Design processor, start of the top module:
module processor(
  input clk,
  input rst,
  input [31:0] instruction,
  output [31:0] instruction_addr);
  wire b, w, i;
  wire [4:0] op;
  wire [4:0] imm;
  wire [4:0] dst1;
  wire [4:0] src1;
  wire [4:0] src2;
  wire [31:0] alu_out;
  wire [31:0] t1;
  wire [31:0] v1;
  wire [31:0] v2;
  assign t1 = i ? alu_out : imm;
  reg [31:0] pc;
  assign instruction_addr = pc;
  always @(posedge clk) begin
    if (rst)
      pc <= 0;
    else if (b)
      pc <= pc + t1;
    else
      pc <= pc + 1;
  end
  mem_registradores R(
    clk,
    w,
    dst1,
    src1,
    src2,
    v1,
    v2,
    t1);
  alu A(
    v1,
    v2,
    op,
    alu_out);
  inst_decoder D(
    instruction, 
    b, 
    w, 
    op, 
    i, 
    imm, 
    dst1, 
    src1, 
    src2);
  endmodule
Size: about 5,200 cells after synthesis, ~66 I/O pins, about 0.070 mm² of cells after synthesis.
Settings: LEC_CHECK=0, CAP_MARGIN=10, CELL_PAD_IN_SITES_GLOBAL_PLACEMENT=0, CORE_MARGIN=2, CORE_UTILIZATION=66, CTS_CLUSTER_SIZE=44, MAX_ROUTING_LAYER=met5, SLEW_MARGIN=20; clock period 6.82 ns.
run.sh (not shown) runs the stock make flow with config.mk's settings and CLKGATE_MAP_FILE=.
The baseline ran to the end with violations: setup timing.
Edit:
--- a/flow/config.mk
+++ b/flow/config.mk
@@ -8,2 +8 @@
-export CAP_MARGIN = 10
-export CELL_PAD_IN_SITES_GLOBAL_PLACEMENT = 0
+export CAP_MARGIN = 20
@@ -11,3 +10,4 @@
-export CORE_UTILIZATION = 66
-export CTS_CLUSTER_SIZE = 44
-export MAX_ROUTING_LAYER = met5
+export CORE_UTILIZATION = 72
+export HOLD_SLACK_MARGIN = -0.09
+export MAX_ROUTING_LAYER = met4
+export SETUP_SLACK_MARGIN = -0.42
@@ -14,0 +15 @@
+export TNS_END_PERCENT = 40
==> flow/constraint.sdc (replaced) <==
create_clock -name core_clock -period 6.9 [get_ports {clk}]
set_input_delay 1.3800 -clock core_clock [delete_from_list [all_inputs] [get_ports {clk}]]
set_output_delay 1.3800 -clock core_clock [all_outputs]
set_load 0.01 [all_outputs]
What happened: With this change the flow ended with an error in global routing (5_1_grt) with GRT-0116. Die size drops by 8.2%. Area after synthesis does not change. Synthesized cell count stays the same.
Edit:
--- a/flow/config.mk
+++ b/flow/config.mk
@@ -10,4 +10 @@
-export CORE_UTILIZATION = 72
-export HOLD_SLACK_MARGIN = -0.09
-export MAX_ROUTING_LAYER = met4
-export SETUP_SLACK_MARGIN = -0.42
+export CORE_UTILIZATION = 64
@@ -15 +11,0 @@
-export TNS_END_PERCENT = 40
==> flow/constraint.sdc (replaced) <==
create_clock -name core_clock -period 9.05 [get_ports {clk}]
set_input_delay 1.8100 -clock core_clock [delete_from_list [all_inputs] [get_ports {clk}]]
set_output_delay 1.8100 -clock core_clock [all_outputs]
set_load 0.01 [all_outputs]
Effect:
- With this change the flow finished but failed the layout checks on setup timing
- die size is higher by 12%
- area after synthesis is unchanged
- synthesized cell count is unchanged
Edit:
--- a/flow/config.mk
+++ b/flow/config.mk
@@ -10 +10,4 @@
-export CORE_UTILIZATION = 64
+export CORE_UTILIZATION = 70
+export CTS_CLUSTER_SIZE = 36
+export MAX_ROUTING_LAYER = met4
+export PLACE_DENSITY = 0.64
==> flow/constraint.sdc (replaced) <==
create_clock -name core_clock -period 8.77 [get_ports {clk}]
set_input_delay 1.7540 -clock core_clock [delete_from_list [all_inputs] [get_ports {clk}]]
set_output_delay 1.7540 -clock core_clock [all_outputs]
set_load 0.01 [all_outputs]
- Now the flow failed in global routing (5_1_grt)
- die area drops by about 8%
- area after synthesis is unchanged
- synthesized cell count is unchanged
Edit:
--- a/flow/config.mk
+++ b/flow/config.mk
@@ -8,0 +9 @@
+export CORE_ASPECT_RATIO = 0.68
@@ -10,2 +11,3 @@
-export CORE_UTILIZATION = 70
-export CTS_CLUSTER_SIZE = 36
+export CORE_UTILIZATION = 40
+export GPL_TIMING_DRIVEN = 0
+export HOLD_SLACK_MARGIN = 0.27
@@ -13,2 +15,2 @@
-export PLACE_DENSITY = 0.64
-export SLEW_MARGIN = 20
+export PLACE_DENSITY = 0.6
+export SLEW_MARGIN = 0
==> flow/constraint.sdc (replaced) <==
create_clock -name core_clock -period 12.5 [get_ports {clk}]
set_input_delay 2.5000 -clock core_clock [delete_from_list [all_inputs] [get_ports {clk}]]
set_output_delay 2.5000 -clock core_clock [all_outputs]
set_load 0.01 [all_outputs]
Outcome: With this change the flow ran to the end with violations: setup timing; synthesized cell count does not change; synthesized area stays the same; die size came out higher by well over a third.

Setup of build 38:
Starting RTL as in the previous note.
clock: 12.3 ns
lec_check: 0
cap_margin: 20
core_margin: 2
core_utilization: 40
place_density: 0.6
slew_margin: 20
Build 38 completed every stage of the flow, and the final layout passed the timing, DRC and antenna checks.
The following lists how build 40 was set up differently from build 38:
Settings: CORE_UTILIZATION changed from 40 to 27.
## What came out
- No run among build 40 and build 38 stopped early or left any final violation; all are clean.
- In build 40, the area growth from synthesis to layout came out 1.6 points above the value in build 38.
- Largest incremental delay on the critical path delta (build 40 -> build 38): insignificant
- Side by side, violation count after the first detailed-routing iteration turned out higher in build 40 than in build 38.
- Between build 40 and build 38, the met1 track utilization from global routing is lower for build 40.
--- input diff build 40..build 98 ---
Settings: CORE_UTILIZATION: 27 -> 66; PLACE_DENSITY: 0.6 -> unset; CTS_CLUSTER_SIZE: unset -> 58; the clock period (ns, I/O delays scaled along): 12.3 -> 7.12.
==> comparison <==
Delta (build 98 minus build 40): maximum fanout along the worst path +16, number of filler cells placed in the layout -20,200. Between build 40 and build 98, the flow reports post-detailed-route via-to-cell ratio increasing by more than a quarter. The higher total length of routed met3 wires of build 98 and build 40 is in build 98. Setup WNS build 40 -> build 98: worse. Build 98 finished all stages; layout check result: FAIL, due to negative setup slack.
## Diff of input files: build 57 against build 98
Settings: putting PLACE_DENSITY at 0.6 where nothing was set; putting ABC_AREA at 1 where nothing was set; putting CORE_ASPECT_RATIO at 1.31 where nothing was set; swapping 66 for 72 in CORE_UTILIZATION; swapping 58 for 98 in CTS_CLUSTER_SIZE; swapping 7.12 for 5.69 in the clock period (ns, I/O delays scaled along).
--- outcome ---
- Build 57: aborted in global routing (tool error)
- The total CTS buffers in build 98 is 1.08 times that in build 57.
- Summary of build 57 over build 98: post-synthesis area per instance now sits lower, core footprint now smaller, total of flip-flops plus latches after synthesis has remained practically unchanged.
- Build 57 against build 98: cell area after placement saw an increase; count of different cell masters after synthesis saw a decrease; number of buffers inserted to repair setup after CTS saw an increase; summed standard-cell area reported by yosys saw an increase.
Input changes introduced in build 55 (baseline for comparison: build 57):
Settings: CTS_CLUSTER_SIZE: 98 -> 16; CORE_ASPECT_RATIO: 1.31 -> unset; CTS_CLUSTER_DIAMETER: unset -> 290; CAP_MARGIN: 20 -> 40; PLACE_DENSITY: 0.6 -> unset; MAX_ROUTING_LAYER: unset -> met4; CORE_UTILIZATION: 72 -> 24; CELL_PAD_IN_SITES_DETAIL_PLACEMENT: unset -> 2; the clock period (ns, I/O delays scaled along): 5.69 -> 12.5.
==> comparison <==
Build 55 finished all stages; however, its layout fails the closing checks, the failures being max-capacitance violations, max-slew violations, negative setup slack.
Looking at worst slack at placement, build 55 sits 4550 ps higher than build 57 does.
Re register bit count reported by yosys: no difference whatsoever between build 55 and build 57.
Re synthesized netlist cell count: no difference whatsoever between build 57 and build 55.
Across both runs, width of the die was higher for build 55 than for build 57.
Final RePlAce weighted congestion for build 55 is lower than for build 57.
Changes observed in build 55 relative to build 57: worst-case clock buffer depth essentially unchanged; area after synthesis held.
In the metrics for build 55 and build 57, the one carrying the higher number of instances resized during post-cts repair is build 57.
Build 55: die size about 200% above build 57
Synthesized netlist net count essentially unchanged between build 55 and build 57.
When build 55 is set beside build 57, its area of the core region turns out to be 200% larger.

== oak ==
processor again, from the RTL that the note above started with.
export LEC_CHECK = 0
export CAP_MARGIN = 20
export CORE_MARGIN = 2
export CORE_UTILIZATION = 64
export SLEW_MARGIN = 20
create_clock -name core_clock -period 8.36 [get_ports {clk}]
Completing all stages was not enough for oak: its layout failed the final checks because of negative setup slack.
Setup changes, oak to pine
Settings: putting CTS_CLUSTER_SIZE at 36 where nothing was set; swapping 64 for 70 in CORE_UTILIZATION; swapping 8.36 for 10.7 in the clock period (ns, I/O delays scaled along).
--- outcome ---
No crash in pine: every stage finished, but the layout fails its final checks due to negative setup slack.
Compared with oak, critical path depth in pine increased by a few percent.
Going from oak to pine, number of placed instances, taps included lower; worst slack at placement now larger; number of vias in the routed layout now larger.
Looking at slowest library cell on the worst path, the fa_2 result is from oak; the fa_1 one comes from pine.
Taking oak as the reference point, the hold slack of pine rises by 0.011 ns.
Taking oak as the reference, in pine total global-route track usage has increased, number of non-filler instances in the completed layout lower.
[inputs] birch vs pine
Settings: MAX_ROUTING_LAYER: unset -> met4; CTS_CLUSTER_SIZE: 36 -> unset; PLACE_DENSITY: unset -> 0.6; CORE_UTILIZATION: 70 -> 59; the clock period (ns, I/O delays scaled along): 10.7 -> 8.75.
==> comparison <==
- [birch] flow finished | final checks: failed | reasons: negative setup slack
- Summary: with pine as the reference, tap cell instance count in birch moved up by more than 10%.
- Number of search-and-repair iterations in the first detailed-routing pass delta for birch relative to pine: 2 lower
- Delta (birch minus pine): clock insertion delay at the later pin of the skew report -0.02 ns, instance area at placement saw an increase, smallest setup slack after layout saw a decrease.
